==> inputs of build 9 <==
## cordic
module cordic #(
    parameter WIDTH = 16,                
    parameter ITERATIONS = 12,           
    parameter MODE = 0                   
)(
    input wire clk,
    input wire rst_n,
    input wire start,                    
    input wire [WIDTH-1:0] x_in,         
    input wire [WIDTH-1:0] y_in,         
    input wire [WIDTH-1:0] z_in,         
    output reg done,                     
    output reg [WIDTH-1:0] x_out,        
    output reg [WIDTH-1:0] y_out,        
    output reg [WIDTH-1:0] z_out         
);
Settings: LEC_CHECK=0, ABC_AREA=1, CAP_MARGIN=40, CORE_ASPECT_RATIO=0.7, CORE_MARGIN=2, CORE_UTILIZATION=72, CTS_CLUSTER_DIAMETER=374, CTS_CLUSTER_SIZE=93, SLEW_MARGIN=20, TNS_END_PERCENT=5; clock period 3.78 ns.
run.sh (not shown) runs the stock make flow with config.mk's settings and CLKGATE_MAP_FILE=.
==> build 78 (differences from build 9) <==
Settings changed: ABC_AREA 1 to not set, CAP_MARGIN 40 to 20, CORE_ASPECT_RATIO 0.7 to not set, CORE_UTILIZATION 72 to 67, CTS_CLUSTER_DIAMETER 374 to not set, CTS_CLUSTER_SIZE 93 to not set, HOLD_SLACK_MARGIN set to -0.1, PLACE_DENSITY set to 0.67, SETUP_SLACK_MARGIN set to -0.55, TNS_END_PERCENT 5 to not set.
==> flow/constraint.sdc (replaced) <==
create_clock -name core_clock -period 7.27 [get_ports {clk}]
set_input_delay 1.4540 -clock core_clock [delete_from_list [all_inputs] [get_ports {clk}]]
set_output_delay 1.4540 -clock core_clock [all_outputs]
set_load 0.01 [all_outputs]
==> build 6 (differences from build 9) <==
Settings changed: ABC_AREA 1 to not set, CAP_MARGIN 40 to 20, CORE_ASPECT_RATIO 0.7 to not set, CTS_CLUSTER_DIAMETER 374 to 30, CTS_CLUSTER_SIZE 93 to not set, PLACE_DENSITY set to 0.7, SETUP_SLACK_MARGIN set to 0.61, TNS_END_PERCENT 5 to not set.
==> flow/constraint.sdc (replaced) <==
create_clock -name core_clock -period 4.68 [get_ports {clk}]
set_input_delay 0.9360 -clock core_clock [delete_from_list [all_inputs] [get_ports {clk}]]
set_output_delay 0.9360 -clock core_clock [all_outputs]
set_load 0.01 [all_outputs]
==> build 39 (differences from build 9) <==
Settings changed: ABC_AREA 1 to not set, CAP_MARGIN 40 to 0, CORE_ASPECT_RATIO 0.7 to not set, CORE_MARGIN 2 to 5, CORE_UTILIZATION 72 to 45, CTS_CLUSTER_DIAMETER 374 to 332, CTS_CLUSTER_SIZE 93 to 100, TNS_END_PERCENT 5 to 20.
==> flow/constraint.sdc (replaced) <==
create_clock -name core_clock -period 10.0 [get_ports {clk}]
set_input_delay 2.0000 -clock core_clock [delete_from_list [all_inputs] [get_ports {clk}]]
set_output_delay 2.0000 -clock core_clock [all_outputs]
set_load 0.01 [all_outputs]
==> notes <==
- Build 9 completed and failed the layout checks on negative setup slack. Build 78 went through all stages and came out clean. Build 6 ended with an error in global routing (5_1_grt) (GRT-0232). Build 39 finished with timing, DRC and antenna clean.
- Maximum frequency, highest first: build 9, build 78, build 39.
- Design area, lowest first: build 78, build 39, build 9.
- Of build 9 and build 39, build 39 has the higher worst hold slack (gap 0.086 ns).
- Count of clock-buffer cells in the layout is the same in build 78 and build 39.
- The highest worst setup slack belongs to build 39, the lowest to build 9.
- The lowest cell count belongs to build 78, the highest to build 9.

---

==> inputs of 12-09 <==
cordic again, from the RTL that the note above started with.
==> flow/config.mk <==
export PLATFORM = sky130hd
export DESIGN_NAME = cordic
export DESIGN_NICKNAME = cordic
export VERILOG_FILES = /design/flow/design.v
export SDC_FILE = /design/flow/constraint.sdc
export NUM_CORES = 4
export LEC_CHECK = 0
export CAP_MARGIN = 20
export CORE_MARGIN = 2
export CORE_UTILIZATION = 72
export HOLD_SLACK_MARGIN = 0.29
export PLACE_DENSITY = 0.67
export SETUP_SLACK_MARGIN = -0.55
export SLEW_MARGIN = 40
==> flow/constraint.sdc <==
create_clock -name core_clock -period 7.27 [get_ports {clk}]
set_input_delay 1.4540 -clock core_clock [delete_from_list [all_inputs] [get_ports {clk}]]
set_output_delay 1.4540 -clock core_clock [all_outputs]
set_load 0.01 [all_outputs]
==> 10-04 (differences from 12-09) <==
- CORE_UTILIZATION: 72 -> 68
- CTS_CLUSTER_SIZE: not set -> 33
- HOLD_SLACK_MARGIN: 0.29 -> not set
- PLACE_DENSITY: 0.67 -> not set
- SETUP_SLACK_MARGIN: -0.55 -> not set
- SLEW_MARGIN: 40 -> 20
==> flow/constraint.sdc (replaced) <==
create_clock -name core_clock -period 5.01 [get_ports {clk}]
set_input_delay 1.0020 -clock core_clock [delete_from_list [all_inputs] [get_ports {clk}]]
set_output_delay 1.0020 -clock core_clock [all_outputs]
set_load 0.01 [all_outputs]
==> 12-27 (differences from 12-09) <==
- CTS_CLUSTER_DIAMETER: not set -> 30
- HOLD_SLACK_MARGIN: 0.29 -> not set
- PLACE_DENSITY: 0.67 -> 0.71
- SETUP_SLACK_MARGIN: -0.55 -> 0.61
- SLEW_MARGIN: 40 -> 20
==> flow/constraint.sdc (replaced) <==
create_clock -name core_clock -period 4.68 [get_ports {clk}]
set_input_delay 0.9360 -clock core_clock [delete_from_list [all_inputs] [get_ports {clk}]]
set_output_delay 0.9360 -clock core_clock [all_outputs]
set_load 0.01 [all_outputs]
==> comparison <==
- 12-27 stopped in global routing on GRT-0232. 10-04 passed the timing, design-rule and antenna checks. 12-09 produced a clean layout.
- In sequential cell count, 10-04 and 12-09 do not differ.
- Between 10-04 and 12-09, the lower cell count is in 12-09 (gap 2.3%, measured against 12-09).
- Of 12-09 and 10-04, 12-09 has the higher register-to-register slack (gap 1.5 ns).
==> figures <==
quantity	12-27	12-09	10-04
Outcome	aborted with a tool error	timing/DRC/antenna clean	timing/DRC/antenna clean
Failing step	global routing	-	-
Count of inverters other than clock inverters in the layout	-	29	29
Post-Place Cells	1241	1206	1233
Worst-case headroom to the max-slew limit	-	51.4%	37.2%
Worst Skew	-	0.00656 ns	0.00626 ns
Final setup violation count	-	0	0
Final tally of hold violations	-	0	0

---

==> build 3: inputs <==
==> flow/design.v <==
/*verilator lint_off EOFNEWLINE*/
/*verilator lint_off WIDTHEXPAND*/
module cordic #(
    parameter WIDTH = 16,                
    parameter ITERATIONS = 12,           
    parameter MODE = 0                   
)(
    input wire clk,
    input wire rst_n,
    input wire start,                    
    input wire [WIDTH-1:0] x_in,         
    input wire [WIDTH-1:0] y_in,         
    input wire [WIDTH-1:0] z_in,         
    output reg done,                     
    output reg [WIDTH-1:0] x_out,        
    output reg [WIDTH-1:0] y_out,        
    output reg [WIDTH-1:0] z_out         
);
    localparam IDLE = 2'd0;
    localparam SETUP = 2'd1;
    localparam ITERATE = 2'd2;
    localparam DONE = 2'd3;
    reg [1:0] state, next_state;
    reg signed [WIDTH-1:0] x, y;
    reg [WIDTH-1:0] z;
    reg signed [WIDTH-1:0] x_next, y_next;
    reg [WIDTH-1:0] z_next;
    reg [$clog2(ITERATIONS)-1:0] iteration;
    function [WIDTH-1:0] atan_table;
        input [3:0] idx;
        begin
            case (idx)
                4'd0:  atan_table = 16'd8192;    
                4'd1:  atan_table = 16'd4836;    
                4'd2:  atan_table = 16'd2555;    
                4'd3:  atan_table = 16'd1297;    
                4'd4:  atan_table = 16'd651;     
                4'd5:  atan_table = 16'd326;     
                4'd6:  atan_table = 16'd163;     
                4'd7:  atan_table = 16'd81;      
                4'd8:  atan_table = 16'd41;      
                4'd9:  atan_table = 16'd20;      
                4'd10: atan_table = 16'd10;      
                4'd11: atan_table = 16'd5;       
                default: atan_table = 16'd0;
            endcase
        end
    endfunction
    always @(posedge clk or negedge rst_n) begin
        if (!rst_n) begin
            state <= IDLE;
            x <= 0;
            y <= 0;
            z <= 0;
            iteration <= 0;
            done <= 1'b0;
            x_out <= 0;
            y_out <= 0;
            z_out <= 0;
        end else begin
            state <= next_state;
            case (state)
                IDLE: begin
                    done <= 1'b0;
                end
                SETUP: begin
                    x <= x_in;
                    y <= y_in;
                    z <= z_in;
                    iteration <= 0;
                end
                ITERATE: begin
                    x <= x_next;
                    y <= y_next;
                    z <= z_next;
                    iteration <= iteration + 1;
                end
                DONE: begin
                    done <= 1'b1;
                    x_out <= x;
                    y_out <= y;
                    z_out <= z;
                end
            endcase
        end
    end
    always @(*) begin
        next_state = state;
        case (state)
            IDLE: begin
                if (start) begin
                    next_state = SETUP;
                end
            end
            SETUP: begin
                next_state = ITERATE;
            end
            ITERATE: begin
                if (iteration == ITERATIONS - 1) begin
                    next_state = DONE;
                end
            end
            DONE: begin
                next_state = IDLE;
            end
        endcase
    end
    wire [WIDTH-1:0] shift_x = x >>> iteration;
    wire [WIDTH-1:0] shift_y = y >>> iteration;
    always @(*) begin
        x_next = x;
        y_next = y;
        z_next = z;
        if (state == ITERATE) begin
            if (MODE == 0) begin
                if (z[WIDTH-1] == 1'b0) begin   
                    x_next = x - shift_y;
                    y_next = y + shift_x;
                    z_next = z - atan_table(iteration);
                end else begin   
                    x_next = x + shift_y;
                    y_next = y - shift_x;
                    z_next = z + atan_table(iteration);
                end
            end else begin
                if (y[WIDTH-1] == 1'b0) begin   
                    x_next = x + shift_y;
                    y_next = y - shift_x;
                    z_next = z + atan_table(iteration);
                end else begin   
                    x_next = x - shift_y;
                    y_next = y + shift_x;
                    z_next = z - atan_table(iteration);
                end
            end
        end
    end
endmodule
/*verilator lint_on EOFNEWLINE*/
/*verilator lint_on WIDTHEXPAND*/ 
==> flow/run.sh <==
#!/bin/bash
# the make line also repeats each setting of config.mk as NAME=value (left out here)
make -C /OpenROAD-flow-scripts/flow DESIGN_CONFIG=/design/flow/config.mk WORK_HOME=/design/flow/orfs CLKGATE_MAP_FILE= finish
==> flow/config.mk <==
export PLATFORM = sky130hd
export DESIGN_NAME = cordic
export DESIGN_NICKNAME = cordic
export VERILOG_FILES = /design/flow/design.v
export SDC_FILE = /design/flow/constraint.sdc
export NUM_CORES = 4
export LEC_CHECK = 0
export CAP_MARGIN = 20
export CELL_PAD_IN_SITES_DETAIL_PLACEMENT = 1
export CORE_ASPECT_RATIO = 0.9
export CORE_MARGIN = 4
export CORE_UTILIZATION = 60
export CTS_CLUSTER_SIZE = 21
export GPL_TIMING_DRIVEN = 0
export HOLD_SLACK_MARGIN = 0.08
export MAX_ROUTING_LAYER = met5
export MIN_ROUTING_LAYER = met2
export SLEW_MARGIN = 15
==> flow/constraint.sdc <==
create_clock -name core_clock -period 3.94 [get_ports {clk}]
set_input_delay 0.7880 -clock core_clock [delete_from_list [all_inputs] [get_ports {clk}]]
set_output_delay 0.7880 -clock core_clock [all_outputs]
set_load 0.01 [all_outputs]
==> build 73 (differences from build 3) <==
CELL_PAD_IN_SITES_DETAIL_PLACEMENT = default   (was 1)
CORE_ASPECT_RATIO = default   (was 0.9)
CORE_MARGIN = 2   (was 4)
CORE_UTILIZATION = 72   (was 60)
CTS_CLUSTER_DIAMETER = 42   (was default)
CTS_CLUSTER_SIZE = 38   (was 21)
GPL_TIMING_DRIVEN = default   (was 0)
HOLD_SLACK_MARGIN = default   (was 0.08)
MAX_ROUTING_LAYER = default   (was met5)
MIN_ROUTING_LAYER = default   (was met2)
PLACE_DENSITY = 0.71   (was default)
SETUP_SLACK_MARGIN = 1.39   (was default)
SLEW_MARGIN = 20   (was 15)
==> flow/constraint.sdc (replaced) <==
create_clock -name core_clock -period 5.42 [get_ports {clk}]
set_input_delay 1.0840 -clock core_clock [delete_from_list [all_inputs] [get_ports {clk}]]
set_output_delay 1.0840 -clock core_clock [all_outputs]
set_load 0.01 [all_outputs]
==> results.tsv <==
metric	value	unit
core footprint	0.0126	sq mm
pre-CTS setup slack	0.528	ns
chip area	0.0139	sq mm
Final HPWL DP	18400	microns
Die Height	118	microns
status	timing/DRC/antenna clean	
dpl cells	1213	
Floorplan Utilization	73.8	%
Source of the figures above: build 73

==> results.tsv <==
metric	value	unit
Die Height	126	microns
pre-CTS setup slack	-2.15	ns
status	stopped before the end	
Floorplan Utilization	62.2	%
Halt Reason	[ERROR DPL-0033] detailed placement checks failed during check placement.	
core footprint	0.0150	sq mm
die span in x	139	microns
chip area	0.0176	sq mm
Post-synth EDFFs	0	
Failed at	4_1_cts	
IO Count	100	
dpl cells	1286	
Source of the figures above: build 3

